Design can_node, start of the top module:
module can_node (
    input  wire        clk,
    input  wire        rst,
    input  wire        tx_sig,
    output wire        tx_can_tx,
    output wire        tx_rst_n,
    output wire        tx_led,
    output wire [14:0] tx_crc_reg,
    output wire [3:0]  tx_dlc,
    output wire [10:0] tx_id,
    output wire [3:0]  tx_current_state,
    output wire [15:0] tx_bit_counter,
    output wire [63:0] tx_data,
    output wire        tx_send_frame,
    output wire        tx_sending_frame,
    output wire        tx_idle,
    input  wire        rx_can_rx_buf,
    output wire        rx_SOF_detected,
    output wire        rx_receiving_frame,
    output wire        rx_can_rx,
    output wire [10:0] rx_id_rx,
    output wire [3:0]  rx_dlc_rx,
    output wire [63:0] rx_crc_rx,
    output wire [63:0] rx_data_rx,
    output wire [3:0]  rx_current_state,
    output wire [31:0] rx_state_ascii,
    output wire        rx_red,
    output wire        rx_green,
    output wire        rx_blue,
    output wire        rx_debug_led,
    output wire [15:0] rx_bit_counter,
    output wire        rx_frame_valid
);
    CAN_TX u_tx (
        .clk(clk), .rst(rst), .sig(tx_sig),
        .can_tx(tx_can_tx), .rst_n(tx_rst_n), .led(tx_led),
        .crc_reg(tx_crc_reg), .dlc(tx_dlc), .id(tx_id),
        .current_state(tx_current_state), .bit_counter(tx_bit_counter),
        .data(tx_data), .send_frame(tx_send_frame),
        .sending_frame(tx_sending_frame), .idle(tx_idle)
    );
    CAN_RX u_rx (
        .clk(clk), .rst(rst), .can_rx_buf(rx_can_rx_buf),
        .SOF_detected(rx_SOF_detected), .receiving_frame(rx_receiving_frame),
        .can_rx(rx_can_rx), .id_rx(rx_id_rx), .dlc_rx(rx_dlc_rx),
        .crc_rx(rx_crc_rx), .data_rx(rx_data_rx),
  ...
export LEC_CHECK = 0
export CAP_MARGIN = 10
export CORE_ASPECT_RATIO = 0.54
export CORE_MARGIN = 2
export CORE_UTILIZATION = 40
export GPL_ROUTABILITY_DRIVEN = 0
export MAX_ROUTING_LAYER = met4
export SETUP_SLACK_MARGIN = 1.94
export SLEW_MARGIN = 20
create_clock -name core_clock -period 7.0 [get_ports {clk}]
run.sh (not shown) runs the stock make flow with config.mk's settings and CLKGATE_MAP_FILE=.
==> next run, changes <==
==> flow/config.mk (replaced) <==
export PLATFORM = sky130hd
export DESIGN_NAME = can_node
export DESIGN_NICKNAME = can_node
export VERILOG_FILES = /design/flow/design.v
export SDC_FILE = /design/flow/constraint.sdc
export NUM_CORES = 4
export LEC_CHECK = 0
export ABC_AREA = 0
export CAP_MARGIN = 20
export CORE_MARGIN = 2
export CORE_UTILIZATION = 72
export PLACE_DENSITY = 0.38
export SLEW_MARGIN = 20
export TNS_END_PERCENT = 20
==> flow/constraint.sdc (replaced) <==
create_clock -name core_clock -period 4.87 [get_ports {clk}]
set_input_delay 0.9740 -clock core_clock [delete_from_list [all_inputs] [get_ports {clk}]]
set_output_delay 0.9740 -clock core_clock [all_outputs]
set_load 0.01 [all_outputs]
After rerunning: The changed run passed the timing, design-rule and antenna checks; utilization is higher by 39 points; global-route usage is higher by 17 points; fmax is higher by about 6%; die size is lower by 44%; synthesized area does not change; power is higher by 50%; sequential cell count does not change; via count is higher by about 9%; synthesized cell count is unchanged; setup slack degrades by 1.9 ns; sequential share of layout area stays flat.
==> next run, changes <==
--- a/flow/config.mk
+++ b/flow/config.mk
@@ -8 +7,0 @@
-export ABC_AREA = 0
@@ -11,2 +10,4 @@
-export CORE_UTILIZATION = 72
-export PLACE_DENSITY = 0.38
+export CORE_UTILIZATION = 68
+export CTS_CLUSTER_DIAMETER = 51
+export CTS_CLUSTER_SIZE = 33
+export SETUP_SLACK_MARGIN = 1.15
@@ -14 +15 @@
-export TNS_END_PERCENT = 20
+export TNS_END_PERCENT = 5
==> flow/constraint.sdc (replaced) <==
create_clock -name core_clock -period 4.14 [get_ports {clk}]
set_input_delay 0.8280 -clock core_clock [delete_from_list [all_inputs] [get_ports {clk}]]
set_output_delay 0.8280 -clock core_clock [all_outputs]
set_load 0.01 [all_outputs]
Now the flow aborted during global routing.
Synthesized area is unchanged.
Die area came out higher by a few percent.
Synthesized cell count is unchanged.
==> next run, changes <==
--- a/flow/config.mk
+++ b/flow/config.mk
@@ -10,4 +10 @@
-export CORE_UTILIZATION = 68
-export CTS_CLUSTER_DIAMETER = 51
-export CTS_CLUSTER_SIZE = 33
-export SETUP_SLACK_MARGIN = 1.15
+export CORE_UTILIZATION = 40
@@ -15 +11,0 @@
-export TNS_END_PERCENT = 5
==> flow/constraint.sdc (replaced) <==
create_clock -name core_clock -period 5.76 [get_ports {clk}]
set_input_delay 1.1520 -clock core_clock [delete_from_list [all_inputs] [get_ports {clk}]]
set_output_delay 1.1520 -clock core_clock [all_outputs]
set_load 0.01 [all_outputs]
This time the run completed without violations.
Area after synthesis stays the same.
Synthesized cell count does not change.
Die size increases by 68%.
==> next run, changes <==
==> flow/constraint.sdc (replaced) <==
create_clock -name core_clock -period 7.0 [get_ports {clk}]
set_input_delay 1.4000 -clock core_clock [delete_from_list [all_inputs] [get_ports {clk}]]
set_output_delay 1.4000 -clock core_clock [all_outputs]
set_load 0.01 [all_outputs]
The changed run finished with timing, DRC and antenna clean.
Fmax decreases by 8.0%.
Register-to-register slack improved by 0.79 ns.
Hold slack is about the same.
Worst setup slack improved by 0.79 ns.
Power is estimated from default activity; no workload was simulated.
